## build 29
==> flow/design.v (excerpt) <==
module mult16_top (
  input         clk,
  input  [15:0] a,
  input  [15:0] b,
  output [31:0] p
);
For scale: roughly 730 cells after synthesis, ~65 I/O pins.
clock: 7.17 ns
lec_check: 0
abc_area: 1
cap_margin: 0
core_margin: 2
core_utilization: 70
cts_cluster_diameter: 275
cts_cluster_size: 39
hold_slack_margin: -0.07
setup_slack_margin: 0.83
slew_margin: 20
run.sh (not shown) runs the stock make flow with config.mk's settings and CLKGATE_MAP_FILE=.
Ran to the end and failed final checks on setup timing: build 29.
The inputs of build 44 differ from those of build 29 as listed below.
Settings: removing HOLD_SLACK_MARGIN (formerly -0.07); changing CORE_UTILIZATION from 70 to 66; removing ABC_AREA (formerly 1); removing CTS_CLUSTER_SIZE (formerly 39); removing SETUP_SLACK_MARGIN (formerly 0.83); changing CAP_MARGIN from 0 to 20; removing CTS_CLUSTER_DIAMETER (formerly 275); changing the clock period (ns, I/O delays scaled along) from 7.17 to 12.2.
## What came out
- Build 44 against build 29: clock buffer count lost 4, post-layout instance area lost about 4%, final-layout setup total negative slack picked up an extra 51.71 ns, sequential share of layout area picked up an extra 0.56 points.
- Re maximum number of buffers from clock root to sink: no difference whatsoever between build 29 and build 44.
- Of build 29 and build 44, not a single run came through the flow clean.
- The layout from build 29, despite a flow that completed every stage, fails the layout checks, with the failing checks listed as setup timing.
diff inputs: build 44 => build 11
Settings: CORE_ASPECT_RATIO: unset -> 0.71; CTS_CLUSTER_DIAMETER: unset -> 96; PLACE_DENSITY_LB_ADDON: unset -> 0.06; SETUP_SLACK_MARGIN: unset -> 1.0; CORE_UTILIZATION: 66 -> 72; CAP_MARGIN: 20 -> 40.
### Flow results
- Status build 11: flow complete, layout not clean - setup timing
- Diff build 44 -> build 11: via count grew by 180.
- [build 11 vs build 44] die footprint: lower in build 11
- Compared with build 44, build 11 degrades minimum clock period.
[inputs] build 40 vs build 11
Settings: clearing SETUP_SLACK_MARGIN, which used to be 1.0; clearing CTS_CLUSTER_DIAMETER, which used to be 96; clearing PLACE_DENSITY_LB_ADDON, which used to be 0.06; swapping 40 for 20 in CAP_MARGIN; putting PLACE_DENSITY at 0.68 where nothing was set; clearing CORE_ASPECT_RATIO, which used to be 0.71; swapping 12.2 for 12.0 in the clock period (ns, I/O delays scaled along).
### Flow results
What the final checks of build 40 revealed, after a flow that finished every stage, was a layout that fails on setup timing.
Summary of build 40 over build 11: final area decreased by 180 µm² relative to the old numbers; floorplan row count rose by 6.
Across both runs, tap cell count was higher for build 40 than for build 11.
Looking only at fraction of area in registers, and setting everything else aside, the higher value of build 40 and build 11 goes to build 40.
On global-route usage, the lower figure sits with build 40, not build 11.
Delta (build 40 minus build 11): global-route wire length before repair decreased about 10%, final wirelength went down by about 15%.
Modified inputs, build 49 compared to build 40
Settings: swapping 0.68 for 0.67 in PLACE_DENSITY; swapping 12.0 for 12.1 in the clock period (ns, I/O delays scaled along).
Notes after the runs:
| build 49 | all stages done | FAIL | setup timing |. Taking build 40 as the reference, in build 49 first-pass GRT wire length decreased by about 1.7% relative to the old numbers; normalized max-slew margin fell 0.93 points.

## job 6821
Starting RTL as in the previous note.
export LEC_CHECK = 0
export ABC_AREA = 0
export CAP_MARGIN = 20
export CORE_MARGIN = 2
export CORE_UTILIZATION = 72
export CTS_CLUSTER_DIAMETER = 348
export CTS_CLUSTER_SIZE = 96
export SETUP_SLACK_MARGIN = 0.69
export SLEW_MARGIN = 20
create_clock -name core_clock -period 6.15 [get_ports {clk}]
Complete run, failing final checks: job 6821, reason negative setup slack.
#### Input delta (job 2377 over job 6821)
- PLACE_DENSITY_LB_ADDON: unset -> 0.14
- ABC_AREA: 0 -> 1
- CTS_CLUSTER_SIZE: 96 -> unset
- SETUP_SLACK_MARGIN: 0.69 -> unset
- CTS_CLUSTER_DIAMETER: 348 -> unset
- the clock period (ns, I/O delays scaled along): 6.15 -> 9.28
--- outcome ---
Minimum clock period delta (job 2377 − job 6821): favourable. Job 2377 — worst hold margin 0.10 ns higher, job 6821 as reference. Of the two values seen for start point of the critical path, b_r[0] was produced by job 2377 and a_r[14] by job 6821. Cmp job 2377 vs job 6821: global routing met2 resource utilization lower in job 2377. Diff job 6821 -> job 2377: wire length on met2 fell 9.8%; area after synthesis rose 4.1%. Relative to job 6821, the wire length of the first global-routing pass of job 2377 is lower by about 8%. Required time at the endpoint of the critical path: job 2377 vs job 6821 up 3.14 ns. Register-to-register slack was higher in job 2377 than in job 6821. Diff job 6821 -> job 2377: path length in cells of the critical path +5.7%. In job 2377 the implementation ran to completion but is not tape-out ready, as the final checks report negative setup slack.
The inputs of job 3890 differ from those of job 2377 as listed below.
- ABC_AREA: 1 -> unset
- PLACE_DENSITY_LB_ADDON: 0.14 -> unset
- CORE_UTILIZATION: 72 -> 70
- the clock period (ns, I/O delays scaled along): 9.28 -> 3.75
==> comparison <==
- Final checks on job 3890, whose flow otherwise completed, came back failing, citing negative setup slack.
- Compared with job 2377, job 3890 ends up with a larger final cell area.
- Between job 2377 and job 3890, combinational cell area excluding buffers and inverters is lower for job 2377, job 3890 comes in above that.
- Job 3890: post-synthesis instance area about 4% below job 2377
- Final wirelength (job 3890 over job 2377): increase, about 4.4%
- Vias: job 3890 below job 2377
[inputs] job 2388 vs job 3890
- CTS_CLUSTER_DIAMETER newly set to 95
- CTS_CLUSTER_SIZE newly set to 22
- the clock period (ns, I/O delays scaled along) changed from 3.75 to 3.24
Notes after the runs:
- Completing all stages was not enough for job 3890: its layout failed the final checks because of negative setup slack.
- Final checks on job 2388, whose flow otherwise completed, came back failing, citing negative setup slack.
- Total cell area reported by yosys after synthesis came out exactly the same in job 2388 and job 3890.
- In job 2388, synthesis-to-layout area growth is higher than in job 3890.
- On job 2388: hold slack is 0.0088 ns higher than what job 3890 gave.
- Delta (job 2388 minus job 3890): minimum period implied by the final worst setup slack went down by 0.023 ns, core utilization went up by 0.41 points.
Here is what was changed in the inputs of job 8230 compared with job 2388.
- removing CTS_CLUSTER_SIZE (formerly 22)
- changing CORE_UTILIZATION from 70 to 55
- removing CTS_CLUSTER_DIAMETER (formerly 95)
- changing the clock period (ns, I/O delays scaled along) from 3.24 to 14.2
Results
Job 8230 went all the way through synthesis, placement and routing and the layout is clean on timing, DRC and antenna.
Job 8230 vs. job 2388: die size rose by about 26%; wire length dropped about 22%; register clock-pin slew on the reported worst setup and hold paths dropped 0.02 ns; via count normalized by instance count down 0.25.
Per the comparison of job 8230 with job 2388, final weighted congestion in routability-driven placement went down; maximum frequency from static timing analysis down 6.5 MHz.
Per the comparison of job 8230 with job 2388, post-route minimum period picked up an extra 1.11 ns; area overhead of the layout relative to synthesis moved down; maximum number of pins on one net before global-route repair now sits higher.
Re via count of the first global-routing pass: job 2388 was higher than job 8230.
Relative to job 8230, the following input files were edited for job 7359:
- changing CORE_UTILIZATION from 55 to 40
- changing the clock period (ns, I/O delays scaled along) from 14.2 to 15.0
Results
- A master of the slowest instance on the critical path of sky130_fd_sc_hd__fa_1 is what job 8230 shows, while sky130_fd_sc_hd__dfxtp_1 belongs to job 7359.
- Per the comparison of job 7359 with job 8230, post-layout worst setup margin moved up, buffer-and-inverter tally for the worst setup path level, sum of net half-perimeters after detailed placement moved up, length of routed wiring on met1 moved up, combined global-route utilization of all metal layers moved down.
- Delta (job 7359 minus job 8230): worst slew slack as a fraction of its limit went up, layout-stage area growth over the synthesis result did not really move, final critical path time including I/O delays and setup went up, clock-buffer cell count went down.
- Max freq job 8230 -> job 7359: degraded
